--- design.v ---
module apb_slave (
	input  wire sys_clk,
	input  wire sys_rst_n,
	input  wire tim_psel,
	input  wire tim_penable,
	input  wire tim_pwrite,
	output wire tim_pready,
	output wire wr_en,
	output wire rd_en
);
	reg  apb_access;
	wire apb_access_pre;
	assign wr_en          = tim_pready  & tim_pwrite;
	assign rd_en          = tim_pready  & ~tim_pwrite;
	assign tim_pready     = apb_access  & tim_penable;
	assign apb_access_pre = tim_penable & tim_psel;
	always @(posedge sys_clk, negedge sys_rst_n) begin
		if (!sys_rst_n) begin
			apb_access <= 1'b0;
		end else begin
			apb_access <= apb_access_pre;
		end
	end
endmodule
module counter (
	input  wire sys_clk,
	input  wire sys_rst_n,
	input  wire timer_en,
	input  wire div_en,
	input  wire [3:0]  div_val,
	input  wire [63:0] cnt_tdr,
	input  wire cnt_tdr_en,
	input  wire cnt_clr,
	input  wire timer_en_nedge,
	input  wire halt_en,
	output reg  [63:0] count,
	output reg  cnt_update
);
	reg  [63:0] cnt_pre;
	wire cnt_en;
	wire pulse;
	reg  [7:0]  sub_cnt;
	wire [7:0]  sub_cnt_pre;
	reg  [7:0]  sub_cnt_cmp;
	wire sub_cnt_clr;
	wire sub_cnt_en;
	assign cnt_en = ~halt_en && timer_en && (!div_en || (div_val==0) || pulse );
	always @(posedge sys_clk, negedge sys_rst_n) begin
		if (!sys_rst_n) begin
			cnt_update <= 1'b0;
		end else begin
			cnt_update <= cnt_en;
		end
	end
	always @(*) begin
		if( ((cnt_clr & cnt_en) | timer_en_nedge) & (~halt_en) ) begin
			cnt_pre = 64'h0;
		end else begin
			if (cnt_tdr_en) begin
				cnt_pre = cnt_tdr;
			end else begin
				if (cnt_en) begin
					cnt_pre = count + 1;
				end else begin
					cnt_pre = count;
				end
			end
		end
	end
	always @(posedge sys_clk, negedge sys_rst_n) begin
		if (!sys_rst_n) begin
			count <= 64'b0;
		end else begin
			count <= cnt_pre;
		end
	end
	always @(*) begin
		case (div_val)
			4'h0: sub_cnt_cmp = 8'd0;
			4'h2: sub_cnt_cmp = 8'd3;
			4'h3: sub_cnt_cmp = 8'd7;
			4'h4: sub_cnt_cmp = 8'd15;
			4'h5: sub_cnt_cmp = 8'd31;
			4'h6: sub_cnt_cmp = 8'd63;
			4'h7: sub_cnt_cmp = 8'd127;
			4'h8: sub_cnt_cmp = 8'd255;
			default: sub_cnt_cmp = 8'd1;
		endcase
	end
	assign pulse       = sub_cnt == sub_cnt_cmp;
	assign sub_cnt_pre = sub_cnt_clr ? 8'h0 : sub_cnt_en ? sub_cnt+1 : sub_cnt;
	assign sub_cnt_clr = ~halt_en & (~timer_en | ~div_en | pulse);
	assign sub_cnt_en  = ~halt_en & timer_en & div_en & (div_val!=0);
	always @(posedge sys_clk, negedge sys_rst_n) begin
		if (!sys_rst_n) begin
			sub_cnt <= 8'b0;
		end else begin
			sub_cnt <= sub_cnt_pre;
		end
	end
endmodule
module register (
	input  wire sys_clk,
	input  wire sys_rst_n,
	input  wire wr_en,
	input  wire rd_en,
	input  wire [11:0] tim_paddr,
	input  wire [31:0] tim_pwdata,
	input  wire [3:0]  tim_pstrb,
	output reg  [31:0] tim_prdata,
	output wire tim_pslverr,
	output wire tim_int,
	input  wire dbg_mode,
	input  wire cnt_update,
	input  wire [63:0] count,
	output wire timer_en,
	output wire div_en,
	output wire [3:0]  div_val,
	output wire [63:0] cnt_tdr,
	output wire cnt_tdr_en,
	output wire cnt_clr,
	output wire timer_en_nedge,
	output wire halt_en
);
	reg  [31:0] TCR_reg;
	reg  [31:0] TDR0_reg;
	reg  [31:0] TDR1_reg;
	reg  [31:0] TCMP0_reg;
	reg  [31:0] TCMP1_reg;
	reg  [31:0] TIER_reg;
	reg  [31:0] TISR_reg;
	reg  [31:0] THCSR_reg;
	wire [5:0]  TCR_pre;
	reg  [31:0] TDR0_pre;
	reg  [31:0] TDR1_pre;
	wire [31:0] TCMP0_pre;
	wire [31:0] TCMP1_pre;
	wire THCSR_pre;
	wire TIER_pre;
	wire TISR_pre;
	wire TCR_sel0;
	wire TCR_sel1;
	wire TDR0_sel;
	wire TDR1_sel;
	wire TCMP0_sel;
	wire TCMP1_sel;
	wire TIER_sel;
	wire TISR_clr;
	wire TISR_set;
	wire THCSR_sel;
	wire prohibit_err;
	wire div_en_err;
	wire div_val_err;
	reg  timer_en_next;
	function [31:0] strobe_merge;
		input [3:0]  pstrb;
		input [31:0] pwdata;
		input [31:0] data_reg;
		reg   [31:0] mask;
		begin
			mask = {{8{pstrb[3]}},
				{8{pstrb[2]}},
				{8{pstrb[1]}},
				{8{pstrb[0]}}};
			strobe_merge = (pwdata & mask) | (data_reg & (~mask));
		end
	endfunction
	assign timer_en    = TCR_reg[0];
	assign div_en      = TCR_reg[1];
	assign div_val     = TCR_reg[11:8];
	assign cnt_tdr     = {TDR1_pre,TDR0_pre};
	assign cnt_tdr_en  = TDR0_sel | TDR1_sel;
	assign cnt_clr     = TISR_set;
	assign halt_en     = dbg_mode & THCSR_reg[0];
	assign tim_int     = TIER_reg[0] & TISR_reg[0];
	assign div_en_err  = TCR_sel0 & TCR_reg[0] & (TCR_reg[1] !== tim_pwdata[1]);
	assign div_val_err = TCR_sel1 & TCR_reg[0] & (TCR_reg[11:8] !== tim_pwdata[11:8]);
	assign prohibit_err= TCR_sel1 & (tim_pwdata[11:8]>4'h8);
	assign tim_pslverr = div_en_err | div_val_err | prohibit_err;
	assign TCR_sel0     = wr_en & (tim_paddr === 12'h0) & tim_pstrb[0];
	assign TCR_sel1     = wr_en & (tim_paddr === 12'h0) & tim_pstrb[1];
	assign TCR_pre[1:0] = TCR_sel0 & ~tim_pslverr ? tim_pwdata[1:0]  : TCR_reg[1:0];
	assign TCR_pre[5:2] = TCR_sel1 & ~tim_pslverr ? tim_pwdata[11:8] : TCR_reg[11:8];
	assign timer_en_nedge = timer_en_next & (~timer_en);
	always @(posedge sys_clk, negedge sys_rst_n) begin
		if (!sys_rst_n) begin
			timer_en_next <= 1'b0;
		end else begin
			timer_en_next <= timer_en;
		end
	end
	assign TDR0_sel = wr_en & (tim_paddr === 12'h4);
	always @(*) begin
		if(TDR0_sel) begin
			TDR0_pre = strobe_merge(tim_pstrb,tim_pwdata,TDR0_reg);
		end else begin
			if (timer_en_nedge) begin
				TDR0_pre = 32'h0;
			end else begin
				if (cnt_update) begin
					TDR0_pre = count[31:0];
				end else begin
					TDR0_pre = TDR0_reg;
				end
			end
		end
	end
	assign TDR1_sel  = wr_en & (tim_paddr === 12'h8);
	always @(*) begin
		if(TDR1_sel) begin
			TDR1_pre = strobe_merge(tim_pstrb,tim_pwdata,TDR1_reg);
		end else begin
			if (timer_en_nedge) begin
				TDR1_pre = 32'h0;
			end else begin
				if (cnt_update) begin
					TDR1_pre = count[63:32];
				end else begin
					TDR1_pre = TDR1_reg;
				end
			end
		end
	end
	assign TCMP0_sel = wr_en & (tim_paddr === 12'hC);
	assign TCMP0_pre = TCMP0_sel ? strobe_merge(tim_pstrb,tim_pwdata,TCMP0_reg) : TCMP0_reg;
	assign TCMP1_sel = wr_en & (tim_paddr === 12'h10);
	assign TCMP1_pre = TCMP1_sel ? strobe_merge(tim_pstrb,tim_pwdata,TCMP1_reg) : TCMP1_reg;
	assign TIER_sel  = wr_en & tim_pstrb[0] & (tim_paddr === 12'h14);
	assign TIER_pre  = TIER_sel ? tim_pwdata[0] : TIER_reg[0];
	assign TISR_clr  = wr_en & tim_pstrb[0] & tim_pwdata[0] & (tim_paddr === 12'h18);
	assign TISR_set  = count === {TCMP1_reg,TCMP0_reg};
	assign TISR_pre  = TISR_clr ? 1'b0 : ( TISR_set ? 1'b1 : TISR_reg[0]);
	assign THCSR_sel    = wr_en & tim_pstrb[0] & (tim_paddr === 12'h1C);
	assign THCSR_pre    = THCSR_sel ? tim_pwdata[0] : THCSR_reg[0];
	always @(*) begin
		if (rd_en) begin
			case (tim_paddr)
				12'h00: tim_prdata = TCR_reg;
				12'h04: tim_prdata = TDR0_reg;
				12'h08: tim_prdata = TDR1_reg;
				12'h0C: tim_prdata = TCMP0_reg;
				12'h10: tim_prdata = TCMP1_reg;
				12'h14: tim_prdata = TIER_reg;
				12'h18: tim_prdata = TISR_reg;
				12'h1C: tim_prdata = THCSR_reg;
				default: tim_prdata = 32'h0;
			endcase
		end else begin
			tim_prdata = 32'h0;
		end
	end
	always @(posedge sys_clk, negedge sys_rst_n) begin
		if (!sys_rst_n) begin
			TCR_reg <= 32'h0000_0100;
		end else begin
			TCR_reg[1:0]  <= TCR_pre[1:0];
			TCR_reg[11:8] <= TCR_pre[5:2];
		end
	end
	always @(posedge sys_clk, negedge sys_rst_n) begin
		if (!sys_rst_n) begin
			TDR0_reg <= 32'h0;
		end else begin
			TDR0_reg <= TDR0_pre;
		end
	end
	always @(posedge sys_clk, negedge sys_rst_n) begin
		if (!sys_rst_n) begin
			TDR1_reg <= 32'h0;
		end else begin
			TDR1_reg <= TDR1_pre;
		end
	end
	always @(posedge sys_clk, negedge sys_rst_n) begin
		if (!sys_rst_n) begin
			TCMP0_reg <= 32'hFFFF_FFFF;
		end else begin
			TCMP0_reg <= TCMP0_pre;
		end
	end
	always @(posedge sys_clk, negedge sys_rst_n) begin
		if (!sys_rst_n) begin
			TCMP1_reg <= 32'hFFFF_FFFF;
		end else begin
			TCMP1_reg <= TCMP1_pre;
		end
	end
	always @(posedge sys_clk, negedge sys_rst_n) begin
		if (!sys_rst_n) begin
			TIER_reg <= 32'h0;
		end else begin
			TIER_reg[0] <= TIER_pre;
		end
	end
	always @(posedge sys_clk, negedge sys_rst_n) begin
		if (!sys_rst_n) begin
			TISR_reg <= 32'h0;
		end else begin
			TISR_reg[0] <= TISR_pre;
		end
	end
	always @(posedge sys_clk, negedge sys_rst_n) begin
		if (!sys_rst_n) begin
			THCSR_reg <= 32'h0;
		end else begin
			THCSR_reg[0] <= THCSR_pre;
			THCSR_reg[1] <= dbg_mode & THCSR_reg[0];
		end
	end
endmodule
module timer_top (
	input  wire sys_clk,
	input  wire sys_rst_n,
	input  wire tim_psel,
	input  wire tim_penable,
	input  wire tim_pwrite,
	input  wire [11:0] tim_paddr,
	input  wire [31:0] tim_pwdata,
	input  wire [3:0]  tim_pstrb,
	output wire [31:0] tim_prdata,
	output wire tim_pslverr,
	output wire tim_pready,
	output wire tim_int,
	input  wire dbg_mode
);
	wire wr_en;
	wire rd_en;
	wire timer_en;
	wire div_en;
	wire [3:0]  div_val;
	wire [63:0] cnt_tdr;
	wire cnt_tdr_en;
	wire cnt_clr;
	wire timer_en_nedge;
	wire [63:0] count;
	wire cnt_update;
	wire halt_en;
	apb_slave apb_slave_u(
		.sys_clk        (sys_clk        ),
		.sys_rst_n      (sys_rst_n      ),
		.tim_psel       (tim_psel       ),
		.tim_penable    (tim_penable    ),
		.tim_pwrite     (tim_pwrite     ),
		.tim_pready     (tim_pready     ),
		.wr_en          (wr_en          ),
		.rd_en          (rd_en          )
	);	
	register register_u (
		.sys_clk        (sys_clk        ),
		.sys_rst_n      (sys_rst_n      ),
		.wr_en          (wr_en          ),
		.rd_en          (rd_en          ),
		.tim_paddr      (tim_paddr      ),
		.tim_pwdata     (tim_pwdata     ),
		.tim_prdata     (tim_prdata     ),
		.tim_pstrb      (tim_pstrb      ),
		.tim_pslverr    (tim_pslverr    ),
		.tim_int        (tim_int        ),
		.dbg_mode       (dbg_mode       ),
		.timer_en       (timer_en       ),
		.div_en         (div_en         ),
		.div_val        (div_val        ),
		.cnt_tdr        (cnt_tdr        ),
		.cnt_tdr_en     (cnt_tdr_en     ),	
		.cnt_clr        (cnt_clr        ),
		.timer_en_nedge (timer_en_nedge ),
		.count          (count          ),
		.cnt_update     (cnt_update     ),
		.halt_en        (halt_en        )
	);
	counter counter_u (
		.sys_clk        (sys_clk        ),
		.sys_rst_n      (sys_rst_n      ),
		.timer_en       (timer_en       ),
		.div_en         (div_en         ),
		.div_val        (div_val        ),
		.cnt_tdr        (cnt_tdr        ),
		.cnt_tdr_en     (cnt_tdr_en     ),	
		.timer_en_nedge (timer_en_nedge ),
		.cnt_clr        (cnt_clr        ),
		.count          (count          ),
		.cnt_update     (cnt_update     ),
		.halt_en        (halt_en        )
	);
endmodule
--- run.sh ---
#!/bin/bash
# the make line also repeats each setting of config.mk as NAME=value (left out here)
make -C /OpenROAD-flow-scripts/flow DESIGN_CONFIG=/design/flow/config.mk WORK_HOME=/design/flow/orfs CLKGATE_MAP_FILE= finish
--- config.mk ---
export PLATFORM = sky130hd
export DESIGN_NAME = timer_top
export DESIGN_NICKNAME = timer_top
export VERILOG_FILES = /design/flow/design.v
export SDC_FILE = /design/flow/constraint.sdc
export NUM_CORES = 4
export LEC_CHECK = 0
export CAP_MARGIN = 20
export CORE_MARGIN = 2
export CORE_UTILIZATION = 65
export PLACE_DENSITY = 0.6
export SLEW_MARGIN = 20
--- constraint.sdc ---
create_clock -name core_clock -period 4.46 [get_ports {sys_clk}]
set_input_delay 0.8920 -clock core_clock [delete_from_list [all_inputs] [get_ports {sys_clk}]]
set_output_delay 0.8920 -clock core_clock [all_outputs]
set_load 0.01 [all_outputs]
==> summary.txt, run 1 <==
Flow results are below.

- The flow ran to the end and the layout has no timing, DRC or antenna violations.
- The sum of overflow across all layers after global routing is 0, for reference.
- The count of nets left with antenna violations after detail routing is 0, for reference.
- The count of unresolved DRC violations after routing is 0, for reference.
- The total routing usage reported by global routing is 0.367, for reference.
- The number of diodes is 0, for reference.
- The count of library flops with an enable pin is 0, for reference.
- The script reports the combined buffer and inverter count of the critical path as 4.
- Following the worst setup path forward leads to its endpoint at tim_prdata[7].
- The part of the total power dissipated in combinational logic is 0.046, for reference.
- The critical path in the final layout is reported with a setup slack of approximately 0.13 ns.
- In this run the critical register-to-register path is launched from counter_u.count[10].
- The clock tree root driver cell is sky130_fd_sc_hd__clkbuf_16, for reference.
- Total power for the finished layout comes to roughly 4200 uW.
- The post-synthesis sequential element count is 213, for reference.
- The capture instance of the worst register-to-register path is counter_u.count[44], for reference.
- The total placed instance area is between 10000 and 15000 sq um, for reference.
- The detailed router placed around 11k vias in this run.
- Routability-driven placement finished with a final weighted congestion of 0.968.
- The number of hold buffers added after CTS is 0, for reference.
- The synthesis report gives the async set-or-reset register share as 1.00.
- According to the floorplan log, the row count is ~52.
- The pin count of the biggest net entering global routing is about 130, for reference.
- The tightest hold margin is 0.460 ns, for reference.
- The actual transition at the worst max-transition pin is around 1.1 ns, for reference.
- The power attributed to sequential cells is about 1900 uW, for reference.
- In the post-synthesis netlist, the biggest area contributors are sky130_fd_sc_hd__dfrtp_1 (28%), sky130_fd_sc_hd__dfstp_2 (13%), sky130_fd_sc_hd__mux2_2 (9.2%), sky130_fd_sc_hd__mux2i_1 (5.3%), sky130_fd_sc_hd__xor2_1 (5.3%).
- Per the TritonCTS log, the buffer count is 24.
- The switching power is 937 uW, for reference.
- The total clock sinks is roughly 210, for reference.
- The buffer levels on the longest clock path is 3, for reference.
- After the first detailed-routing iteration, the DRC count stood at 901.
- The internal power consumption is between 3000 and 4000 uW, for reference.
- In the Yosys report the total cell count is 1310.
- Pins over their slew limit in the final report were tallied at 0.
- The final-report setup violation count is 0, for reference.
- The critical path runs through a total of 9 cells.
- The data required time at the worst endpoint is roughly 3.6 ns, for reference.
- The cell area after synthesis is approximately 13000 sq um, for reference.
- The leakage power summed over all cells is roughly 0.0066 uW, for reference.
- STA classifies the critical path startpoint as an input port.
- The power report attributes to the clock group a share of 0.494.
- The chip area in the Yosys report is between 10000 and 15000 sq um, for reference.
- The largest individual stage delay along the critical path comes from the cell sky130_fd_sc_hd__clkdlybuf4s50_1.
- The post-route clock skew is 0.0258 ns, for reference.
- VDD sags by at most between 300 and 400 uV.
- The first global-routing pass estimated approximately 62000 microns of wire.
- When the netlist entered floorplanning its net count stood at 1366.
- The final-stage net count is 1420, for reference.
- Per Yosys stat, the portion of area used by sequential elements is 0.406.
- The via count of the first global-routing pass came to 10.8k.
- Compared with the post-synthesis result, the final layout area differs by 15.6%.
- The critical path starts at tim_paddr[7].
- The relative slew slack is 0.256, for reference.
- The primary flip-flop cell chosen by synthesis mapping is sky130_fd_sc_hd__dfrtp_1, for reference.
- The worst setup path category is in2out, for reference.
- The type of element capturing the critical path is a primary output, for reference.
- In this run, the synthesized area fraction spent on xor and xnor cells is recorded as 0.0907.
- The worst stage delay on the critical path is 0.59 ns, for reference.
- The layout filler cell count is about 1.4k, for reference.
- Setup repair after global routing left no endpoint under its margin.
- In this run the number of H-tree levels came out at 1.
- For reference, the final report shows the hold violation count at 0.
- The prevailing logic family in the synthesized netlist is multiplexers, for reference.
- For reference, the critical path cell chain is clkdlybuf4s50_1, nor4_2, nand3_1, buf_4, nor4_4, buf_12, a22oi_1, a21oi_1, clkdlybuf4s50_1.
- The area of the core region is just over 20000 sq um, for reference.
- Before antenna repair, the detailed router went through 6 iterations.
- The HPWL after detailed placement is about 26000 microns.
- The clock tree from TritonCTS is done, for reference.
- The number of port buffers is roughly 90, for reference.
- The sum of negative setup slack is 0 ns, for reference.
- Measured in cells, the most critical reg-to-reg path has a length of 9.
- The achievable clock frequency is roughly 230 MHz, for reference.
- The cell type with the largest total area after synthesis is sky130_fd_sc_hd__dfrtp_1, for reference.
- The biggest power consumer among the groups is clock, for reference.
- The final non-filler cell area is between 15000 and 20000 sq um, for reference.
- According to the floorplan report, the die width is ~150 microns.
- The overall die size recorded for this design is 21700 sq um.
- The initial antenna violation count is 0.
- The average instance in the mapped netlist occupies slightly above 10 sq um.
- By instance count, the cell type seen most on the critical path is sky130_fd_sc_hd__clkdlybuf4s50_1.
- The count of warning messages emitted by the tools is 32, for reference.
- The area fraction of the largest cell type after synthesis is 0.278.
- The switching portion of total power comes to 0.222.
- The count of max-cap constraint violations is 0, for reference.
- In this run, the synthesized area fraction spent on AND-OR/OR-AND gates is recorded as 0.138.
- The critical path maximum fanout is 33.
- In the finished design, the share of the clock period the worst path needs comes to 0.971.
- The routed design shows a via density per instance of about 6.7.
- The floorplan step set the die height to around 150 microns.
- For the finished layout, the period the worst path requires is between 4 and 5 ns.
- 89 I/O pins were placed.
- The total wire length after detailed routing is 39700 microns, for reference.
- At the worst endpoint, the arrival time is 3.44 ns.
- Combinational power for this build is roughly 190 uW.
- The share of synthesized cell area in and, or, nand and nor gates is 0.152, for reference.
- The arithmetic-cell share of the synthesized area counting full adders, half adders and majority gates is 0.00188, for reference.
- Yosys mapped the design onto 68 distinct sky130hd cell types.
- The portion of synthesized area spent on multiplexers is 0.174.
- Across all register-to-register paths, the minimum setup slack is approximately 1.1 ns.
- The cell count after synthesis came out at roughly 1.3k.
- The routed design shows a wire length per standard cell of 24.0 microns.
- The clock network power reported by the tool is about 2100 uW.
- STA reports the tightest min-delay check as being of type in2async.
- The power report attributes to the sequential group a share of 0.461.
- The power density over cell area is 274 nW/um^2, for reference.
- The count of warnings emitted by yosys is 3, for reference.
- Timing analysis after detailed placement gives a worst setup slack of 0.147 ns.
- The dominant delay contributor by cell family on the critical path is buffers and inverters, for reference.
- The floorplan core density is 0.660, for reference.
- Yosys instantiated no cell more often than sky130_fd_sc_hd__dfrtp_1.
- The clock input transition at the sequential cells of the worst setup and hold paths is around 0.060 ns, for reference.
- Yosys reports that the most numerous cell types are sky130_fd_sc_hd__dfrtp_1 (148), sky130_fd_sc_hd__a21oi_1 (109), sky130_fd_sc_hd__mux2_2 (109).
- As reported, the later end of the worst-skew pair has a clock insertion delay of approximately 0.54 ns.
-- repair_timing --
item | 4_1_cts | 5_1_grt
endpoints found under the setup margin | 0 | 21
buffers inserted | 0 | 0
gates resized | 0 | 3
-- metal layers --
metal  GRT usage  routed length (microns)  share of wire
met1       0.518                    16900           0.42
met2       0.560                    17600           0.44
met3      0.0699                     3400          0.086
met4       0.153                     1820          0.046
met5           0                        0              0
-- cell type report --
type                    count  area [sq um]  area share
well taps                 270           338      0.0219
flip-flops and latches    213          5410       0.352
inverters                  13          48.8     0.00317
multi-input cells         986          7500       0.487
clock inverters            12           174      0.0113
clock buffers              32           651      0.0423
repair buffers            126          1270      0.0827
-- metrics by stage --
step                cells  utilization
finish               1652        0.763
global route         1652        0.763
CTS                  1652        0.763
detailed placement   1608        0.722
global placement     1608        0.722
floorplan            1310            -
==> run 2, diff against run 1 <==
- CORE_UTILIZATION: 65 -> 68
- GPL_TIMING_DRIVEN: not set -> 1
- MIN_ROUTING_LAYER: not set -> met1
- PLACE_DENSITY: 0.6 -> not set
- PLACE_DENSITY_LB_ADDON: not set -> 0.26
- SETUP_SLACK_MARGIN: not set -> -0.54
- SLEW_MARGIN: 20 -> 35
- TNS_END_PERCENT: not set -> 95
- clock period: 4.46 -> 6.13 ns (I/O delays scaled with it)
==> run 2 against run 1 <==
Still clean on timing, DRC and antenna. Synthesized area did not move. Critical path type unchanged. Count of clock-buffer cells in the layout up 9. Register-to-register slack improved by 1.1 ns. Non-clock buffer count down 16. Sequential share of layout area grew 0.62 points.
==> summary.txt, run 2 <==
Flow results are below.

- The final total power came to 2960 uW (was 4220 uW).
- The critical path launch point type is an input port (unchanged).
- The largest vdd supply drop is 185 uV (was 305 uV), for reference.
- The layout filler cell count came to 1254 (was 1439).
- The final critical-path share of the clock period was 0.858 (was 0.971).
- The arithmetic-cell share of the synthesized area counting full adders, half adders and majority gates came to 0.00188 (unchanged).
- The proportion of netlist area held by the largest area contributor is 0.278 (unchanged), for reference.
- The smallest setup slack after layout is 0.873 ns (was 0.129 ns).
- The total of cells resized after clock tree synthesis is 0 (unchanged), for reference.
- The die outline width came to 144 microns (was 147 microns).
- The number of hold buffers added after CTS is 0 (unchanged), for reference.
- The chip area in the Yosys report is 13300 sq um (unchanged), for reference.
- Setup repair after global routing missed its margin: false (unchanged).
- The power density over cell area is 196 nW/um^2 (was 274 nW/um^2).
- The post-synthesis sequential element count was 213 (unchanged).
- The final standard cell utilization of the core is 0.783 (was 0.763), for reference.
- The cell occurring most often along the worst timing path is sky130_fd_sc_hd__clkdlybuf4s50_1 (unchanged).
- The sum of negative setup slack was 0 ns (unchanged).
- The via density per instance is 6.93 (was 6.71).
- The cell depth of the worst setup path is 8 (was 9).
- Worst-path cell chain: clkdlybuf4s50_1, nor4_1, nand3_1, nor4_4, buf_4, a22oi_1, a21oi_1, clkdlybuf4s50_1 (was clkdlybuf4s50_1, nor4_2, nand3_1, buf_4, nor4_4, buf_12, a22oi_1, a21oi_1, clkdlybuf4s50_1).
- The area of the core region is 19300 sq um (was 20200 sq um), for reference.
- The number of port buffers is 88 (unchanged), for reference.
- The most frequent cell after synthesis was sky130_fd_sc_hd__dfrtp_1 (unchanged).
- The worst stage delay on the critical path is 0.57 ns (was 0.59 ns), for reference.
- The routed length per placed instance is 24.2 microns (was 24.0 microns).
- The worst hold path terminates at register_u.THCSR_reg[0].
- The worst setup path category was in2out (unchanged).
- The worst reg-to-reg path cell count is 8 (was 9), for reference.
- The top-level port count is 89 (unchanged), for reference.
- Cell area leaders: sky130_fd_sc_hd__dfrtp_1 (28%), sky130_fd_sc_hd__dfstp_2 (13%), sky130_fd_sc_hd__mux2_2 (9.2%), sky130_fd_sc_hd__mux2i_1 (5.3%), sky130_fd_sc_hd__xor2_1 (5.3%) (unchanged).
- The count of library flops with an enable pin is 0 (unchanged).
- The layout overhead on the synthesized area is 13.6% (was 15.6%), for reference.
- The count of unresolved DRC violations after routing is 0 (unchanged), for reference.
- The critical path launch point is tim_paddr[7] (unchanged), for reference.
- For the worst min-delay path, the startpoint reported by OpenROAD is register_u.THCSR_reg[0].
- The count of max-cap constraint violations came to 0 (unchanged).
- The switching power is 662 uW (was 937 uW), for reference.
- The number of diodes is 0 (unchanged), for reference.
- After layout, the minimum clock period comes to about 5.3 ns.
- The floorplan row count is 51 (was 52), for reference.
- The power attributed to sequential cells is 1410 uW (was 1940 uW), for reference.
- The switching fraction of total power came to 0.224 (was 0.222).
- The clock input transition at the sequential cells of the worst setup and hold paths is 0.06 ns (about the same), for reference.
- The length of the first detailed-routing pass in iterations came to 5 (was 6).
- The overall die area is 20700 sq um (was 21700 sq um).
- The prevailing logic family in the synthesized netlist is multiplexers (unchanged), for reference.
- The buffer levels on the longest clock path is 3 (unchanged), for reference.
- The xor and xnor area share after synthesis is 0.0907 (unchanged), for reference.
- The leakage power summed over all cells was 0.00652 uW (was 0.00663 uW).
- The count of warning messages emitted by the tools is 28 (was 32), for reference.
- The sequential element share of the synthesized area was 0.406 (unchanged).
- The combinational power is 137 uW (was 193 uW), for reference.
- The cell type with the largest total area after synthesis is sky130_fd_sc_hd__dfrtp_1 (unchanged), for reference.
- The dominant delay contributor by cell family on the critical path is buffers and inverters (unchanged).
- The power share of the sequential group came to 0.477 (was 0.461).
- The capture instance of the worst register-to-register path is counter_u.count[10] (was counter_u.count[44]).
- The final tally of max-slew violations is 0 (unchanged).
- The reg-to-reg setup timing slack is 2.18 ns (was 1.05 ns), for reference.
- The data required time at the worst endpoint is 4.90 ns (was 3.57 ns), for reference.
- The count of nets left with antenna violations after detail routing is 0 (unchanged), for reference.
- The number of H-tree branching levels came to 1 (unchanged).
- The buffer-and-inverter tally for the worst setup path came to 3 (was 4).
- The final-stage net count was 1404 (was 1420).
- The primary flip-flop cell chosen by synthesis mapping is sky130_fd_sc_hd__dfrtp_1 (unchanged).
- The portion of netlist area occupied by mux cells was 0.174 (unchanged).
- The vertical die size was 144 microns (was 147 microns).
- The clock buffer count from CTS is 24 (unchanged), for reference.
- The total nets after synthesis is 1366 (unchanged).
- The setup fix buffers added after clock tree synthesis was 0 (unchanged).
- The post-placement worst setup slack is 0.743 ns (was 0.147 ns), for reference.
- The relative slew slack is 0.360 (was 0.256), for reference.
- The post-synthesis cell count came to 1310 (unchanged).
- The part of the total power dissipated in combinational logic is 0.046 (about the same), for reference.
- Status: timing/DRC/antenna clean (unchanged).
- The share of synthesized cell area in and, or, nand and nor gates is 0.152 (unchanged), for reference.
- The final-report setup violation count is 0 (unchanged), for reference.
- The average instance area after synthesis is 10.2 sq um (unchanged), for reference.
- The total wire length after detailed routing is 39400 microns (was 39700 microns).
- The master of the slowest instance on the critical path was sky130_fd_sc_hd__clkdlybuf4s50_1 (unchanged).
- The count of endpoints failing hold in the final timing report was 0 (unchanged).
- The total clock sinks came to 213 (unchanged).
- The endpoint of the worst setup timing path is tim_prdata[7] (unchanged), for reference.
- The post-route clock skew was 0.0110 ns (was 0.0258 ns).
- Counting instances, the worst hold path has a depth of 1.
- The pin count of the biggest net entering global routing is 131 (was 127), for reference.
- The number of DRC markers in iteration 0 is 1249 (was 901), for reference.
- The internal power consumption is 2300 uW (was 3280 uW), for reference.
- The async set-or-reset flop fraction in the synthesized netlist came to 1.00 (unchanged).
- The first-pass GRT wire length is 61100 microns (was 62300 microns), for reference.
- The placed wire-length estimate came to 25200 microns (was 26000 microns).
- The count of unique library cells instantiated by Yosys is 68 (unchanged), for reference.
- The routability-driven placement congestion ratio is 0.916 (was 0.968).
- The fraction of power consumed by the clock network was 0.477 (was 0.494).
- The initial antenna violation count is 0 (unchanged), for reference.
- Most instantiated cells after synthesis: sky130_fd_sc_hd__dfrtp_1 (148), sky130_fd_sc_hd__a21oi_1 (109), sky130_fd_sc_hd__mux2_2 (109) (unchanged).
- The cell area after synthesis is 13300 sq um (unchanged), for reference.
- The area fraction in compound gates was 0.138 (unchanged).
- The worst hold-check path type was reg2reg (was in2async).
- The clock insertion delay at the later pin of the skew report was 0.53 ns (was 0.54 ns).
- The count of warnings emitted by yosys is 3 (unchanged).
- The actual transition at the worst max-transition pin is 0.960 ns (was 1.12 ns), for reference.
- The sum of overflow across all layers after global routing was 0 (unchanged).
- The type of element capturing the critical path was a primary output (unchanged).
- The floorplan core density is 0.689 (was 0.660), for reference.
- The clock tree from TritonCTS is done (unchanged).
- Derived from the worst setup path, the maximum achievable clock frequency is 190 MHz.
- The reported clock group power is 1410 uW (was 2080 uW), for reference.
- The arrival time at the worst endpoint was 4.03 ns (was 3.44 ns).
- The largest fanout on the critical path is 33 (unchanged).
- The clock tree root driver cell is sky130_fd_sc_hd__clkbuf_16 (unchanged).
- The total cells reported by yosys after synthesis is 1310 (unchanged), for reference.
- The total via count after detailed routing came to 11.3k (was 11.1k).
- The via count of the first global-routing pass is 10.9k (was 10.8k), for reference.
- The biggest power consumer among the groups is registers (was clock).
- The total routing usage reported by global routing is 0.383 (was 0.367).
-- run 2: final cells by class --
type                       count  area [sq um]  share of cell area
timing repair buffer         110          1060              0.0702
clock buffer                  41           756              0.0500
clock inverter                 2          10.0            0.000662
multi-input combinational    986          7510               0.496
inverter                      13          48.8             0.00323
tap                          265           332              0.0219
sequential                   213          5410               0.358
-- run 2: metrics by stage --
| step | area [sq um] | hold slack, ns | cells |
|---|---|---|---|
| 2_1_floorplan | 13300 | 0.352 | 1310 |
| 3_3_place_gp | 14300 | 0.507 | 1586 |
| 3_5_place_dp | 14400 | 0.520 | 1587 |
| 4_1_cts | 15100 | 0.534 | 1630 |
| 5_1_grt | 15100 | 0.556 | 1630 |
| 6_report | 15100 | 0.542 | 1630 |
-- run 2: layer usage --
metal / track usage / part of all wire
met5: 0 / 0
met4: 0.166 / 0.049
met3: 0.0926 / 0.11
met2: 0.599 / 0.46
met1: 0.511 / 0.38
==> run 3, diff against run 2 <==
- CORE_UTILIZATION: 68 -> 70
- CTS_CLUSTER_DIAMETER: not set -> 105
- GPL_TIMING_DRIVEN: 1 -> not set
- MIN_ROUTING_LAYER: met1 -> not set
- PLACE_DENSITY_LB_ADDON: 0.26 -> not set
- SETUP_SLACK_MARGIN: -0.54 -> not set
- SLEW_MARGIN: 35 -> 20
- TNS_END_PERCENT: 95 -> not set
- clock period: 6.13 -> 3.71 ns (I/O delays scaled with it)
==> run 3 against run 2 <==
Still clean. Sequential cell count stayed put. Clock skew increased by 0.0066 ns. Synthesized cell count stayed put. First-iteration DRC count is 11% lower. Cell count rose by 0.67%. Non-clock buffer count up 41. Clock power is 76% higher. Synthesized area stayed put. Register-to-register slack worse by 1.6 ns. Critical path depth up 2. Combinational power grew 77%. Critical endpoint is now tim_prdata[17].
==> summary.txt, run 3 <==
Flow results are below.

- The share of synthesized cell area in and, or, nand and nor gates is 0.152 (unchanged), for reference.
- The clock input transition at the sequential cells of the worst setup and hold paths is 0.06 ns (about the same), for reference.
- The final critical-path share of the clock period is 0.983 (was 0.858).
- The count of endpoints failing hold in the final timing report was 0 (unchanged).
- The power share of the sequential group is 0.462 (was 0.477).
- The internal power consumption is 3930 uW (was 2300 uW), for reference.
- Setup repair after global routing missed its margin: true (was false).
- The cell type with the largest total area after synthesis is sky130_fd_sc_hd__dfrtp_1 (unchanged), for reference.
- The count of max-cap constraint violations is 0 (unchanged).
- The buffer levels on the longest clock path is 3 (unchanged), for reference.
- The post-placement worst setup slack is -0.336 ns (was 0.743 ns), for reference.
- The master of the slowest instance on the critical path was sky130_fd_sc_hd__clkdlybuf4s50_1 (unchanged).
- The clock insertion delay at the later pin of the skew report came to 0.53 ns (about the same).
- The area of the core region came to 18700 sq um (was 19300 sq um).
- The arithmetic-cell share of the synthesized area counting full adders, half adders and majority gates is 0.00188 (unchanged).
- The number of port buffers is 88 (unchanged).
- The count of unique library cells instantiated by Yosys was 68 (unchanged).
- The post-synthesis sequential element count was 213 (unchanged).
- The number of diodes is 0 (unchanged), for reference.
- The async set-or-reset flop fraction in the synthesized netlist came to 1.00 (unchanged).
- The worst setup path category is in2out (unchanged), for reference.
- The total clock sinks is 213 (unchanged), for reference.
- The fraction of power consumed by the clock network is 0.491 (was 0.477), for reference.
- The post-placement cell count is 1592 (was 1587), for reference.
- The global-route track usage on met3 is 0.0757 (was 0.0926), for reference.
- The cell area after synthesis is 13300 sq um (unchanged), for reference.
- The type of element capturing the critical path is a primary output (unchanged), for reference.
- The proportion of netlist area held by the largest area contributor is 0.278 (unchanged), for reference.
- The reported clock group power was 2480 uW (was 1410 uW).
- The vertical die size is 142 microns (was 144 microns), for reference.
- The routed length per placed instance is 25.1 microns (was 24.2 microns).
- The placed wire-length estimate is 27300 microns (was 25200 microns), for reference.
- The switching power is 1130 uW (was 662 uW).
- The data required time at the worst endpoint is 2.97 ns (was 4.90 ns), for reference.
- The clock tree from TritonCTS is done (unchanged).
- The average instance area after synthesis is 10.2 sq um (unchanged), for reference.
- The total nets after synthesis came to 1366 (unchanged).
- Worst-path cell chain: clkdlybuf4s50_1, nor4_4, nand3_2, buf_6, nor4_4, buf_12, buf_12, a22oi_1, a21oi_1, clkdlybuf4s15_1 (was clkdlybuf4s50_1, nor4_1, nand3_1, nor4_4, buf_4, a22oi_1, a21oi_1, clkdlybuf4s50_1).
- The clock buffer count from CTS is 24 (unchanged), for reference.
- The chip area in the Yosys report is 13300 sq um (unchanged), for reference.
- Most instantiated cells after synthesis: sky130_fd_sc_hd__dfrtp_1 (148), sky130_fd_sc_hd__a21oi_1 (109), sky130_fd_sc_hd__mux2_2 (109) (unchanged).
- The floorplan row count came to 50 (was 51).
- The count of warnings emitted by yosys is 3 (unchanged).
- The total routing usage reported by global routing is 0.410 (was 0.383).
- The met1 capacity usage during global routing is 0.557 (was 0.511), for reference.
- The total wire length after detailed routing came to 41200 microns (was 39400 microns).
- The most frequent cell after synthesis is sky130_fd_sc_hd__dfrtp_1 (unchanged).
- The leakage power summed over all cells was 0.00690 uW (was 0.00652 uW).
- For this run, the top clock speed supported by timing is approximately 270 MHz.
- The largest fanout on the critical path is 12 (was 33), for reference.
- The count of placed standard cells in the final layout, fillers left out is 1641 (was 1630), for reference.
- The reg-to-reg setup timing slack is 0.59 ns (was 2.18 ns), for reference.
- The switching fraction of total power is 0.224 (about the same), for reference.
- The via density per instance is 6.98 (was 6.93), for reference.
- The final critical-path required period is 3.65 ns, for reference.
- The count of nets left with antenna violations after detail routing is 0 (unchanged), for reference.
- The worst stage delay on the critical path was 0.45 ns (was 0.57 ns).
- Cell area leaders: sky130_fd_sc_hd__dfrtp_1 (28%), sky130_fd_sc_hd__dfstp_2 (13%), sky130_fd_sc_hd__mux2_2 (9.2%), sky130_fd_sc_hd__mux2i_1 (5.3%), sky130_fd_sc_hd__xor2_1 (5.3%) (unchanged).
- The buffer-and-inverter tally for the worst setup path came to 5 (was 3).
- The number of DRC markers in iteration 0 came to 1114 (was 1249).
- The total via count after detailed routing was 11.5k (was 11.3k).
- The die outline width is 142 microns (was 144 microns).
- The count of warning messages emitted by the tools was 29 (was 28).
- The first-pass GRT wire length is 63800 microns (was 61100 microns).
- The total cells reported by yosys after synthesis is 1310 (unchanged).
- The primary flip-flop cell chosen by synthesis mapping is sky130_fd_sc_hd__dfrtp_1 (unchanged).
- The relative slew slack is 0.275 (was 0.360), for reference.
- The critical path launch point is tim_paddr[8] (was tim_paddr[7]), for reference.
- The global-route track usage on met2 is 0.639 (was 0.599), for reference.
- The tightest hold margin is 0.247 ns (was 0.542 ns).
- The critical path launch point type is an input port (unchanged), for reference.
- The cell depth of the worst setup path was 10 (was 8).
- The count of library flops with an enable pin is 0 (unchanged).
- The post-route clock skew is 0.0176 ns (was 0.0110 ns), for reference.
- The overall die area is 20100 sq um (was 20700 sq um), for reference.
- The dominant delay contributor by cell family on the critical path is buffers and inverters (unchanged).
- The clock tree root driver cell is sky130_fd_sc_hd__clkbuf_16 (unchanged), for reference.
- The count of unresolved DRC violations after routing is 0 (unchanged), for reference.
- The final-report setup violation count is 0 (unchanged), for reference.
- The portion of netlist area occupied by mux cells is 0.174 (unchanged), for reference.
- The layout overhead on the synthesized area is 17.4% (was 13.6%), for reference.
- The power density over cell area came to 323 nW/um^2 (was 196 nW/um^2).
- The worst hold-check path type is in2async (was reg2reg), for reference.
- Status: timing/DRC/antenna clean (unchanged).
- The endpoint of the worst setup timing path is tim_prdata[17] (was tim_prdata[7]), for reference.
- The area fraction in compound gates is 0.138 (unchanged), for reference.
- The sequential element share of the synthesized area is 0.406 (unchanged), for reference.
- The final tally of max-slew violations is 0 (unchanged), for reference.
- The top-level port count is 89 (unchanged), for reference.
- The via count of the first global-routing pass is 11.5k (was 10.9k), for reference.
- The xor and xnor area share after synthesis is 0.0907 (unchanged), for reference.
- The actual transition at the worst max-transition pin is 1.09 ns (was 0.960 ns), for reference.
- The floorplan core density is 0.712 (was 0.689), for reference.
- The combinational power is 243 uW (was 137 uW), for reference.
- The length of the first detailed-routing pass in iterations is 5 (unchanged), for reference.
- The number of H-tree branching levels is 1 (unchanged), for reference.
- The most heavily used metal layer in global routing is met2 (unchanged).
- The pin count of the biggest net entering global routing is 88 (was 131).
- The part of the total power dissipated in combinational logic was 0.048 (was 0.046).
- The capture instance of the worst register-to-register path was counter_u.count[52] (was counter_u.count[10]).
- The routability-driven placement congestion ratio is 0.994 (was 0.916), for reference.
- The initial antenna violation count is 0 (unchanged), for reference.
- The largest vdd supply drop is 341 uV (was 185 uV), for reference.
- The worst reg-to-reg path cell count is 8 (unchanged), for reference.
- The prevailing logic family in the synthesized netlist is multiplexers (unchanged).
- The sum of overflow across all layers after global routing is 0 (unchanged), for reference.
- The biggest power consumer among the groups is clock (was registers), for reference.
- The power attributed to sequential cells is 2330 uW (was 1410 uW).
- The post-synthesis cell count is 1310 (unchanged), for reference.
- The arrival time at the worst endpoint was 2.90 ns (was 4.03 ns).
- The number of hold buffers added after CTS is 0 (unchanged), for reference.
- The launch point of the worst register-to-register path is recorded as counter_u.count[10].
- The final-stage net count was 1445 (was 1404).
- The smallest setup slack after layout is 0.0631 ns (was 0.873 ns).
-- run 3: what timing repair did --
action | CTS | global route
setup endpoints to repair | 32 | 32
resized | 42 | 25
setup buffers | 5 | 0
pin swaps | 3 | 3
-- run 3: through the flow --
step / setup TNS, ns / power [uW] / util / instance area, sq um
CTS: 0 / 5050 / 0.836 / 15600
finish: 0 / 5060 / 0.836 / 15600
global route: -0.0117 / 5160 / 0.836 / 15600
detailed placement: -8.73 / 2610 / 0.791 / 14800
floorplan: 0 / 2450 / - / 13300
global placement: -6.20 / 2610 / 0.791 / 14800
-- run 3: cell type report --
| cell class | instances | area [sq um] |
|---|---|---|
| sequential | 213 | 5410 |
| timing repair buffer | 151 | 1550 |
| fill | 1099 | 3060 |
| tap | 234 | 293 |
| multi-input combinational | 986 | 7520 |
| clock inverter | 6 | 82.6 |
| inverter | 13 | 48.8 |
| clock buffer | 38 | 734 |
-- run 3: layer usage --
layer / vias up / wire length [microns] / part of all wire
li1: 4977 / - / -
met1: 5657 / 16400 / 0.40
met2: 678 / 18600 / 0.45
met3: 145 / 4110 / 0.10
met4: 0 / 2110 / 0.051
met5: - / 0 / 0
==> run 4, diff against run 3 <==
- CORE_UTILIZATION: 70 -> 66
- CTS_CLUSTER_DIAMETER: 105 -> not set
- GPL_TIMING_DRIVEN: not set -> 1
- MIN_ROUTING_LAYER: not set -> met1
- SETUP_SLACK_MARGIN: not set -> 0.36
- SLEW_MARGIN: 20 -> 35
- TNS_END_PERCENT: not set -> 95
- clock period: 3.71 -> 3.81 ns (I/O delays scaled with it)
==> run 4 against run 3 <==
Sequential power decreased by 3%. Count of clock-buffer cells in the layout unchanged. Largest power group unchanged. Largest cell class unchanged. First-iteration DRC count grew 3.9%. Sequential share of layout area is 0.37 points lower.
==> summary.txt, run 4 <==
Flow results are below.

- The capture instance of the worst register-to-register path was counter_u.count[62] (was counter_u.count[52]).
- The power attributed to sequential cells came to 2270 uW (was 2330 uW).
- The count of warnings emitted by yosys is 3 (unchanged), for reference.
- The number of hold buffers added after CTS is 0 (unchanged), for reference.
- The number of diodes is 0 (unchanged), for reference.
- The count of unique library cells instantiated by Yosys is 68 (unchanged), for reference.
- The count of unresolved DRC violations after routing came to 0 (unchanged).
- The total nets after synthesis is 1366 (unchanged).
- The overall die area was 21300 sq um (was 20100 sq um).
- The largest fanout on the critical path is 8 (was 12), for reference.
- The dominant delay contributor by cell family on the critical path is buffers and inverters (unchanged), for reference.
- The power share of the sequential group is 0.461 (was 0.462), for reference.
- The chip area in the Yosys report is 13300 sq um (unchanged), for reference.
- The proportion of netlist area held by the largest area contributor is 0.278 (unchanged), for reference.
- The master of the slowest instance on the critical path is sky130_fd_sc_hd__clkdlybuf4s50_1 (unchanged).
- The switching power is 1060 uW (was 1130 uW).
- The leakage power summed over all cells is 0.00699 uW (was 0.00690 uW), for reference.
- The sum of overflow across all layers after global routing was 0 (unchanged).
- The first-pass GRT wire length is 64000 microns (was 63800 microns).
- The data required time at the worst endpoint is 3.05 ns (was 2.97 ns).
- The final non-filler cell area came to 15800 sq um (was 15600 sq um).
- The layout overhead on the synthesized area is 18.7% (was 17.4%), for reference.
- The final tally of max-slew violations is 0 (unchanged), for reference.
- The worst stage delay on the critical path came to 0.41 ns (was 0.45 ns).
- The count of warning messages emitted by the tools is 28 (was 29).
- The count of library flops with an enable pin was 0 (unchanged).
- The start of the worst register-to-register path is counter_u.count[10] (unchanged), for reference.
- The post-synthesis sequential element count is 213 (unchanged).
- The routability-driven placement congestion ratio is 0.973 (was 0.994), for reference.
- The number of DRC markers in iteration 0 is 1158 (was 1114).
- The placed wire-length estimate is 26800 microns (was 27300 microns), for reference.
- The part of the total power dissipated in combinational logic is 0.047 (was 0.048), for reference.
- The worst reg-to-reg path cell count came to 8 (unchanged).
- The power density over cell area came to 312 nW/um^2 (was 323 nW/um^2).
- The switching fraction of total power is 0.215 (was 0.224).
- The arrival time at the worst endpoint was 2.62 ns (was 2.90 ns).
- The area used by sequential logic in the layout is 5410 sq um (unchanged), for reference.
- The clock insertion delay at the later pin of the skew report is 0.52 ns (was 0.53 ns).
- The buffer-and-inverter tally for the worst setup path came to 6 (was 5).
- The number of H-tree branching levels came to 1 (unchanged).
- The vertical die size came to 146 microns (was 142 microns).
- The arithmetic-cell share of the synthesized area counting full adders, half adders and majority gates came to 0.00188 (unchanged).
- The cell area after synthesis came to 13300 sq um (unchanged).
- The final-stage net count was 1450 (was 1445).
- The clock buffer count from CTS came to 25 (was 24).
- The critical path launch point type is an input port (unchanged), for reference.
- The via count of the first global-routing pass is 11.1k (was 11.5k).
- The floorplan core density is 0.678 (was 0.712), for reference.
- The portion of netlist area occupied by mux cells is 0.174 (unchanged).
- The count of max-cap constraint violations is 0 (unchanged), for reference.
- The clock tree from TritonCTS is done (unchanged).
- The routed length per placed instance is 24.6 microns (was 25.1 microns).
- The area used by multi-input combinational logic was 7610 sq um (was 7520 sq um).
- The final total power was 4940 uW (was 5060 uW).
- The average instance area after synthesis is 10.2 sq um (unchanged), for reference.
- The number of port buffers is 88 (unchanged).
- The fraction of power consumed by the clock network came to 0.492 (was 0.491).
- The total placed instance area is 14800 sq um (about the same).
- The cell type with the largest total area after synthesis is sky130_fd_sc_hd__dfrtp_1 (unchanged).
- The top-level port count came to 89 (unchanged).
- The total routing usage reported by global routing is 0.381 (was 0.410), for reference.
- The via density per instance is 6.84 (was 6.98), for reference.
- The type of element capturing the critical path is a primary output (unchanged), for reference.
- Worst-path cell chain: clkdlybuf4s50_1, nor2_2, nand3_2, buf_6, buf_6, nor3_4, buf_6, buf_12, a22oi_2, a21oi_2, buf_2 (was clkdlybuf4s50_1, nor4_4, nand3_2, buf_6, nor4_4, buf_12, buf_12, a22oi_1, a21oi_1, clkdlybuf4s15_1).
- The post-route clock skew is 0.0111 ns (was 0.0176 ns), for reference.
- The endpoint of the worst setup timing path is tim_prdata[24] (was tim_prdata[17]), for reference.
- The most frequent cell after synthesis is sky130_fd_sc_hd__dfrtp_1 (unchanged), for reference.
- The clock input transition at the sequential cells of the worst setup and hold paths is 0.05 ns (was 0.06 ns), for reference.
- The area of the core region is 19700 sq um (was 18700 sq um).
- The xor and xnor area share after synthesis is 0.0907 (unchanged), for reference.
- The actual transition at the worst max-transition pin came to 0.885 ns (was 1.09 ns).
- The area fraction in compound gates came to 0.138 (unchanged).
- The primary flip-flop cell chosen by synthesis mapping is sky130_fd_sc_hd__dfrtp_1 (unchanged), for reference.
- The biggest power consumer among the groups is clock (unchanged).
- The prevailing logic family in the synthesized netlist is multiplexers (unchanged).
- The total via count after detailed routing came to 11.5k (about the same).
- The layout filler cell count is 1284 (was 1099), for reference.
- The internal power consumption is 3870 uW (was 3930 uW), for reference.
- The critical path launch point is tim_paddr[11] (was tim_paddr[8]), for reference.
- The cell occurring most often along the worst timing path is sky130_fd_sc_hd__buf_6, for reference.
- The reported clock group power is 2430 uW (was 2480 uW).
- The post-synthesis cell count came to 1310 (unchanged).
- The floorplan row count is 51 (was 50), for reference.
- The clock period could shrink to about 3.4 ns.
- The pin count of the biggest net entering global routing is 90 (was 88), for reference.
- The count of nets left with antenna violations after detail routing was 0 (unchanged).
- The largest vdd supply drop is 290 uV (was 341 uV), for reference.
- Cell area leaders: sky130_fd_sc_hd__dfrtp_1 (28%), sky130_fd_sc_hd__dfstp_2 (13%), sky130_fd_sc_hd__mux2_2 (9.2%), sky130_fd_sc_hd__mux2i_1 (5.3%), sky130_fd_sc_hd__xor2_1 (5.3%) (unchanged).
- The die outline width is 146 microns (was 142 microns).
- The share of synthesized cell area in and, or, nand and nor gates is 0.152 (unchanged), for reference.
- Most instantiated cells after synthesis: sky130_fd_sc_hd__dfrtp_1 (148), sky130_fd_sc_hd__a21oi_1 (109), sky130_fd_sc_hd__mux2_2 (109) (unchanged).
- The combinational power is 232 uW (was 243 uW), for reference.
- The sum of negative setup slack is 0 ns (unchanged), for reference.
- The final-report setup violation count is 0 (unchanged), for reference.
- The total wire length after detailed routing is 41300 microns (was 41200 microns).
- The cell depth of the worst setup path is 11 (was 10), for reference.
- The count of endpoints failing hold in the final timing report is 0 (unchanged), for reference.
- The achievable clock frequency is 295 MHz, for reference.
- The final critical-path share of the clock period came to 0.889 (was 0.983).
- The count of placed standard cells in the final layout, fillers left out is 1677 (was 1641), for reference.
- The clock tree root driver cell was sky130_fd_sc_hd__clkbuf_16 (unchanged).
- The initial antenna violation count is 0 (unchanged), for reference.
- The worst setup path category is in2out (unchanged).
- The tightest hold margin is 0.302 ns (was 0.247 ns).
- The reg-to-reg setup timing slack is 0.76 ns (was 0.59 ns), for reference.
- The length of the first detailed-routing pass in iterations came to 6 (was 5).
- The buffer levels on the longest clock path is 3 (unchanged), for reference.
- The sequential element share of the synthesized area was 0.406 (unchanged).
- The worst hold-check path type was in2async (unchanged).
- The relative slew slack was 0.410 (was 0.275).
- The total cells reported by yosys after synthesis was 1310 (unchanged).
- Status: timing/DRC/antenna clean (unchanged).
- Setup repair after global routing missed its margin: false (was true).
- The total clock sinks is 213 (unchanged), for reference.
- The async set-or-reset flop fraction in the synthesized netlist is 1.00 (unchanged).
- The post-placement cell count is 1619 (was 1592), for reference.
==> run 4: per-stage QoR <==
step,setup WS [ns],utilization
floorplan,0.473,-
global placement,-0.256,0.751
detailed placement,-0.316,0.751
CTS,0.377,0.798
global route,0.354,0.804
finish,0.424,0.804
==> run 4: routing by layer <==
metal  track usage  vias to the layer above  wire length, microns  part of all wire
met2         0.594                      694                 18800              0.46
li1              -                     4987                     -                 -
met5             0                        -                     0                 0
met1         0.538                     5681                 16300              0.40
met4         0.137                        0                  1730             0.042
met3        0.0722                      117                  4410              0.11
==> run 4: layout make-up <==
| cell class | instances | area share |
|---|---|---|
| inverters | 13 | 0.00309 |
| well taps | 265 | 0.0210 |
| flip-flops and latches | 213 | 0.342 |
| clock inverters | 7 | 0.00696 |
| repair buffers | 155 | 0.0995 |
| clock buffers | 38 | 0.0458 |
| multi-input cells | 986 | 0.481 |
==> run 4: timing repair <==
item                                    CTS  global route
gates resized                           165            21
gates cloned                              4             2
setup buffers                             6             1
hold endpoints to repair                  0             0
endpoints found under the setup margin   33            32
pin swaps                                17            13
==> run 5, diff against run 4 <==
- CORE_UTILIZATION: 66 -> 68
- CTS_CLUSTER_DIAMETER: not set -> 119
- CTS_CLUSTER_SIZE: not set -> 24
- SETUP_SLACK_MARGIN: 0.36 -> -0.22
- clock period: 3.81 -> 4.1 ns (I/O delays scaled with it)
==> run 5 against run 4 <==
Now fails the layout checks on setup timing. Cell count fell by 2.6%. Largest cell class unchanged. Sequential cell count did not move. Global-route usage fell by 0.22 points. Sequential power fell by 7%. Register-to-register slack better by 0.11 ns. Worst setup slack worse by 0.48 ns. Non-clock buffer count shrank 17. Cell area fell by 4.4%. First-iteration DRC count is 3.6% lower. Clock skew grew 0.0078 ns. Sequential share of layout area up 1.6 points.
==> summary.txt, run 5 <==
Flow results are below.

- The count of nets left with antenna violations after detail routing came to 0 (unchanged).
- The pin count of the biggest net entering global routing is 89 (was 90).
- The switching fraction of total power is 0.233 (was 0.215), for reference.
- The total nets after synthesis is 1366 (unchanged), for reference.
- The capture instance of the worst register-to-register path is counter_u.count[54] (was counter_u.count[62]), for reference.
- The layout overhead on the synthesized area came to 13.4% (was 18.7%).
- The area of the core region is 19300 sq um (was 19700 sq um), for reference.
- The power share of the sequential group is 0.581 (was 0.461), for reference.
- The buffer levels on the longest clock path is 3 (unchanged), for reference.
- The length of the first detailed-routing pass in iterations is 5 (was 6), for reference.
- The layout filler cell count is 1360 (was 1284), for reference.
- The average instance area after synthesis is 10.2 sq um (unchanged), for reference.
- Most instantiated cells after synthesis: sky130_fd_sc_hd__dfrtp_1 (148), sky130_fd_sc_hd__a21oi_1 (109), sky130_fd_sc_hd__mux2_2 (109) (unchanged).
- The post-placement cell count is 1615 (was 1619).
- The clock input transition at the sequential cells of the worst setup and hold paths came to 0.10 ns (was 0.05 ns).
- The fraction of power consumed by the clock network is 0.361 (was 0.492), for reference.
- The clock tree from TritonCTS is done (unchanged).
- The chip area in the Yosys report is 13300 sq um (unchanged).
- The top-level port count is 89 (unchanged), for reference.
- The post-placement worst setup slack came to -0.0307 ns (was -0.316 ns).
- The total routing usage reported by global routing is 0.379 (was 0.381), for reference.
- The actual transition at the worst max-transition pin is 0.917 ns (was 0.885 ns), for reference.
- The arithmetic-cell share of the synthesized area counting full adders, half adders and majority gates is 0.00188 (unchanged), for reference.
- The worst setup path category is in2out (unchanged), for reference.
- The count of library flops with an enable pin was 0 (unchanged).
- The total clock sinks is 213 (unchanged), for reference.
- The count of warning messages emitted by the tools is 28 (unchanged), for reference.
- The area used by sequential logic in the layout is 5410 sq um (unchanged).
- The data required time at the worst endpoint is 3.28 ns (was 3.05 ns).
- The total wire length after detailed routing is 38800 microns (was 41300 microns), for reference.
- The number of DRC markers in iteration 0 was 1116 (was 1158).
- The via count of the first global-routing pass is 10.7k (was 11.1k), for reference.
- The biggest power consumer among the groups is registers (was clock), for reference.
- The routability-driven placement congestion ratio was 0.993 (was 0.973).
- The sum of overflow across all layers after global routing is 0 (unchanged), for reference.
- The largest vdd supply drop is 289 uV (was 290 uV), for reference.
- The clock buffer count from CTS is 12 (was 25), for reference.
- The total cells reported by yosys after synthesis is 1310 (unchanged), for reference.
- The final tally of max-slew violations is 0 (unchanged), for reference.
- The count of placed standard cells in the final layout, fillers left out was 1634 (was 1677).
- The vertical die size is 144 microns (was 146 microns).
- The power density over cell area is 240 nW/um^2 (was 312 nW/um^2), for reference.
- The setup fix buffers added after clock tree synthesis is 0 (was 6), for reference.
- The critical path launch point type is an input port (unchanged).
- The buffer-and-inverter tally for the worst setup path came to 4 (was 6).
- The smallest setup slack after layout came to -0.0537 ns (was 0.424 ns).
- The xor and xnor area share after synthesis is 0.0907 (unchanged).
- The share of synthesized cell area in and, or, nand and nor gates came to 0.152 (unchanged).
- The clock tree root driver cell is sky130_fd_sc_hd__clkbuf_16 (unchanged).
- The final-report setup violation count is 17 (was 0), for reference.
- The sequential element share of the synthesized area is 0.406 (unchanged), for reference.
- The total of cells resized after clock tree synthesis was 0 (was 165).
- The count of endpoints failing hold in the final timing report is 0 (unchanged), for reference.
- The primary flip-flop cell chosen by synthesis mapping was sky130_fd_sc_hd__dfrtp_1 (unchanged).
- The routed length per placed instance is 23.7 microns (was 24.6 microns), for reference.
- The number of H-tree branching levels is 1 (unchanged), for reference.
- The overall die area is 20700 sq um (was 21300 sq um).
- The die outline width is 144 microns (was 146 microns), for reference.
- The master of the slowest instance on the critical path is sky130_fd_sc_hd__clkdlybuf4s50_1 (unchanged), for reference.
- The total via count after detailed routing is 11.0k (was 11.5k), for reference.
- The part of the total power dissipated in combinational logic is 0.058 (was 0.047), for reference.
- The count of unique library cells instantiated by Yosys is 68 (unchanged), for reference.
- The clock insertion delay at the later pin of the skew report is 0.49 ns (was 0.52 ns).
- The endpoint of the worst setup timing path was tim_prdata[21] (was tim_prdata[24]).
- The cell area after synthesis is 13300 sq um (unchanged), for reference.
- The power attributed to sequential cells is 2110 uW (was 2270 uW), for reference.
- The arrival time at the worst endpoint came to 3.33 ns (was 2.62 ns).
- Cell area leaders: sky130_fd_sc_hd__dfrtp_1 (28%), sky130_fd_sc_hd__dfstp_2 (13%), sky130_fd_sc_hd__mux2_2 (9.2%), sky130_fd_sc_hd__mux2i_1 (5.3%), sky130_fd_sc_hd__xor2_1 (5.3%) (unchanged).
- The post-route clock skew is 0.0190 ns (was 0.0111 ns), for reference.
- The count of unresolved DRC violations after routing came to 0 (unchanged).
- Status: failed layout checks (was timing/DRC/antenna clean).
- The reported clock group power is 1310 uW (was 2430 uW), for reference.
- The prevailing logic family in the synthesized netlist was multiplexers (unchanged).
- The area used by multi-input combinational logic is 7490 sq um (was 7610 sq um), for reference.
- The final critical-path required period is between 4 and 5 ns, for reference.
- The most frequent cell after synthesis is sky130_fd_sc_hd__dfrtp_1 (unchanged).
- The via density per instance was 6.74 (was 6.84).
- The cell depth of the worst setup path is 9 (was 11), for reference.
- The floorplan core density is 0.689 (was 0.678), for reference.
- The start of the worst register-to-register path is register_u.TCR_reg[11] (was counter_u.count[10]), for reference.
- The number of diodes is 0 (unchanged), for reference.
- The number of hold buffers added after CTS is 0 (unchanged).
- The reg-to-reg setup timing slack was 0.87 ns (was 0.76 ns).
- The final-stage net count is 1420 (was 1450), for reference.
- The critical path launch point is tim_paddr[7] (was tim_paddr[11]).
- Worst-path cell chain: clkdlybuf4s50_1, nor4_1, nand3_1, buf_4, nor4_4, buf_4, a22oi_1, a21oi_1, clkdlybuf4s50_1 (was clkdlybuf4s50_1, nor2_2, nand3_2, buf_6, buf_6, nor3_4, buf_6, buf_12, a22oi_2, a21oi_2, buf_2).
- The placed wire-length estimate was 26700 microns (was 26800 microns).
- The internal power consumption is 2790 uW (was 3870 uW).
- The worst hold-check path type is in2async (unchanged), for reference.
- The initial antenna violation count is 1 (was 0), for reference.
- The number of port buffers is 88 (unchanged), for reference.
- The combinational power is 210 uW (was 232 uW).
- The achievable clock frequency is 241 MHz, for reference.
- The dominant delay contributor by cell family on the critical path was buffers and inverters (unchanged).
- The proportion of netlist area held by the largest area contributor is 0.278 (unchanged), for reference.
- The count of warnings emitted by yosys is 3 (unchanged), for reference.
- The switching power came to 845 uW (was 1060 uW).
- The violated checks flagged are setup timing.
- The floorplan row count is 51 (unchanged), for reference.
- The first-pass GRT wire length was 60000 microns (was 64000 microns).
- The worst reg-to-reg path cell count is 8 (unchanged).
- The worst stage delay on the critical path came to 0.56 ns (was 0.41 ns).
- The post-synthesis sequential element count is 213 (unchanged), for reference.
- The count of max-cap constraint violations is 0 (unchanged), for reference.
- The post-synthesis cell count is 1310 (unchanged), for reference.
- The leakage power summed over all cells is 0.00650 uW (was 0.00699 uW), for reference.
- The relative slew slack is 0.388 (was 0.410).
- The portion of netlist area occupied by mux cells is 0.174 (unchanged).
- The area fraction in compound gates is 0.138 (unchanged), for reference.
- The type of element capturing the critical path is a primary output (unchanged), for reference.
- The cell type with the largest total area after synthesis is sky130_fd_sc_hd__dfrtp_1 (unchanged).
- The async set-or-reset flop fraction in the synthesized netlist came to 1.00 (unchanged).
- The largest fanout on the critical path is 17 (was 8), for reference.
- The final critical-path share of the clock period is 1.01 (was 0.889), for reference.
## run 5: stage by stage
step / setup TNS, ns / hold slack [ns] / util / instance area (sq um) / power [uW]
final: -0.412 / 0.368 / 0.781 / 15100 / 3630
after global routing: -5.52 / 0.423 / 0.781 / 15100 / 3730
after CTS: -0.189 / 0.405 / 0.781 / 15100 / 3650
after detailed placement: -0.0820 / 0.518 / 0.763 / 14800 / 2360
after global placement: 0 / 0.510 / 0.763 / 14800 / 2360
after floorplan: 0 / 0.352 / - / 13300 / 2220
## run 5: final cells by class
| class | instances | share of cell area |
|---|---|---|
| Inverter | 13 | 0.00323 |
| Sequential cell | 213 | 0.358 |
| Multi-Input combinational cell | 986 | 0.496 |
| Timing Repair Buffer | 138 | 0.0975 |
| Tap cell | 265 | 0.0219 |
| Clock buffer | 18 | 0.0228 |
| Clock inverter | 1 | 0.000331 |
## run 5: layer usage
| layer | global-route usage | vias up | wire (microns) |
|---|---|---|---|
| li1 | - | 4915 | - |
| met1 | 0.530 | 5440 | 16100 |
| met2 | 0.572 | 546 | 17300 |
| met3 | 0.0783 | 120 | 3560 |
| met4 | 0.171 | 0 | 1860 |
| met5 | 0 | - | 0 |
==> run 6, diff against run 5 <==
- ABC_AREA: not set -> 1
- CORE_ASPECT_RATIO: not set -> 0.52
- CORE_UTILIZATION: 68 -> 19
- CTS_CLUSTER_DIAMETER: 119 -> not set
- CTS_CLUSTER_SIZE: 24 -> 33
- GPL_ROUTABILITY_DRIVEN: not set -> 0
- MAX_ROUTING_LAYER: not set -> met4
- PLACE_DENSITY_LB_ADDON: not set -> 0.26
- SETUP_SLACK_MARGIN: -0.22 -> 0.69
- clock period: 4.1 -> 6.13 ns (I/O delays scaled with it)
==> run 6 against run 5 <==
Now clean on timing, DRC and antenna. Non-clock buffer count shrank 17. Global-route usage shrank 21 points. Die area grew to 4.1 times the previous value. Cell area grew 22%. Synthesized cell count grew 88%. Critical endpoint is now tim_prdata[10]. Largest power group is now clock.
==> summary.txt, run 6 <==
Flow results are below.

- Status: timing/DRC/antenna clean (was failed layout checks).
- The final critical-path required period is 5.26 ns, for reference.
- The total nets after synthesis is 2520 (was 1366), for reference.
- The number of hold buffers added after CTS came to 0 (unchanged).
- The total clock sinks is 213 (unchanged), for reference.
- The leakage power summed over all cells was 0.00836 uW (was 0.00650 uW).
- The via count of the first global-routing pass is 15.2k (was 10.7k), for reference.
- The cell occurring most often along the worst timing path is sky130_fd_sc_hd__nand2_1, for reference.
- The post-synthesis sequential element count is 213 (unchanged).
- The cell type with the largest total area after synthesis is sky130_fd_sc_hd__dfrtp_1 (unchanged), for reference.
- The power attributed to sequential cells is 1430 uW (was 2110 uW).
- The critical path launch point is tim_paddr[11] (was tim_paddr[7]), for reference.
- The combinational power is 166 uW (was 210 uW), for reference.
- The via density per instance is 4.61 (was 6.74).
- The first-pass GRT wire length is 106000 microns (was 60000 microns), for reference.
- The layout filler cell count was 9181 (was 1360).
- The count of endpoints failing hold in the final timing report is 0 (unchanged), for reference.
- The power density over cell area is 179 nW/um^2 (was 240 nW/um^2), for reference.
- The switching power is 815 uW (was 845 uW), for reference.
- The cell depth of the worst setup path was 13 (was 9).
- The floorplan core density is 0.192 (was 0.689), for reference.
- The endpoint of the worst setup timing path is tim_prdata[10] (was tim_prdata[21]), for reference.
- The cell area after synthesis is 15500 sq um (was 13300 sq um), for reference.
- The final-stage net count was 2544 (was 1420).
- The primary flip-flop cell chosen by synthesis mapping is sky130_fd_sc_hd__dfrtp_1 (unchanged).
- The vertical die size came to 210 microns (was 144 microns).
- The length of the first detailed-routing pass in iterations is 7 (was 5), for reference.
- The floorplan row count is 75 (was 51), for reference.
- The post-placement cell count is 3532 (was 1615), for reference.
- The chip area in the Yosys report is 15500 sq um (was 13300 sq um).
- The worst hold-check path type is reg2reg (was in2async).
- The final non-filler cell area is 18400 sq um (was 15100 sq um), for reference.
- The internal power consumption was 2480 uW (was 2790 uW).
- The number of H-tree branching levels is 1 (unchanged).
- The part of the total power dissipated in combinational logic was 0.050 (was 0.058).
- The type of element capturing the critical path is a primary output (unchanged), for reference.
- The post-synthesis cell count came to 2464 (was 1310).
- The buffer levels on the longest clock path is 3 (unchanged), for reference.
- The actual transition at the worst max-transition pin came to 0.949 ns (was 0.917 ns).
- The xor and xnor area share after synthesis was 0.0389 (was 0.0907).
- The dominant delay contributor by cell family on the critical path is buffers and inverters (unchanged).
- The die outline width is 400 microns (was 144 microns), for reference.
- The clock tree from TritonCTS is done (unchanged), for reference.
- The largest vdd supply drop came to 200 uV (was 289 uV).
- The arithmetic-cell share of the synthesized area counting full adders, half adders and majority gates is 0.00161 (was 0.00188).
- The overall die area is 84100 sq um (was 20700 sq um), for reference.
- The most frequent cell after synthesis is sky130_fd_sc_hd__nand2_1 (was sky130_fd_sc_hd__dfrtp_1), for reference.
- The switching fraction of total power is 0.247 (was 0.233), for reference.
- The routed length per placed instance is 19.8 microns (was 23.7 microns), for reference.
- In this build the clock could be raised as far as 190 MHz.
- The clock tree root driver cell is sky130_fd_sc_hd__clkbuf_16 (unchanged).
- Hold analysis shows the worst path with a depth of 2.
- The prevailing logic family in the synthesized netlist is simple AND/OR/NAND/NOR gates (was multiplexers).
- The largest fanout on the critical path is 12 (was 17), for reference.
- The final tally of max-slew violations is 0 (unchanged), for reference.
- The critical path launch point type is an input port (unchanged), for reference.
- The master of the slowest instance on the critical path is sky130_fd_sc_hd__clkdlybuf4s50_1 (unchanged).
- The count of unique library cells instantiated by Yosys is 45 (was 68), for reference.
- The sum of overflow across all layers after global routing was 0 (unchanged).
- The layout overhead on the synthesized area is 18.6% (was 13.4%), for reference.
- The total cells reported by yosys after synthesis is 2464 (was 1310), for reference.
- The power share of the sequential group is 0.432 (was 0.581), for reference.
- The share of synthesized cell area in and, or, nand and nor gates is 0.348 (was 0.152), for reference.
- The count of max-cap constraint violations is 0 (unchanged), for reference.
- The number of DRC markers in iteration 0 is 1931 (was 1116), for reference.
- The reported clock group power was 1710 uW (was 1310 uW).
- The final critical-path share of the clock period came to 0.857 (was 1.01).
- The worst reg-to-reg path cell count is 13 (was 8).
- The total routing usage reported by global routing is 0.171 (was 0.379), for reference.
- The count of warning messages emitted by the tools was 26 (was 28).
- The sum of negative setup slack came to 0 ns (was -0.412 ns).
[run 6: metal layers]
layer	vias up	routed length, microns	track usage
met5	-	0	-
met4	0	814	0.0193
met3	63	7430	0.0407
met2	751	26700	0.220
met1	7879	36000	0.268
li1	7838	-	-
[run 6: final cells by class]
type	instances	area, sq um	share of cell area
clock inverters	9	128	0.00694
clock buffers	41	788	0.0428
well taps	1078	1350	0.0733
repair buffers	121	1150	0.0626
inverters	303	1140	0.0622
flip-flops and latches	213	5410	0.294
multi-input cells	1822	8420	0.458
diodes	2	5.00	0.000272
[run 6: stage by stage]
stage                     hold WS, ns   util  setup slack [ns]  total power, uW
after floorplan                 0.427      -              2.19             1500
after global placement          0.495  0.216             0.648             1620
after detailed placement        0.492  0.216             0.634             1610
after CTS                       0.501  0.227             0.746             3330
after global routing            0.520  0.228             0.718             3410
final                           0.498  0.228             0.874             3300
[run 6: what timing repair did]
action / CTS / global route
pin swaps: 0 / 2
cloned: 0 / 1
setup buffers: 0 / 4
setup endpoints to repair: 4 / 7
resized: 1 / 7
Power and IR drop assume default switching activity.
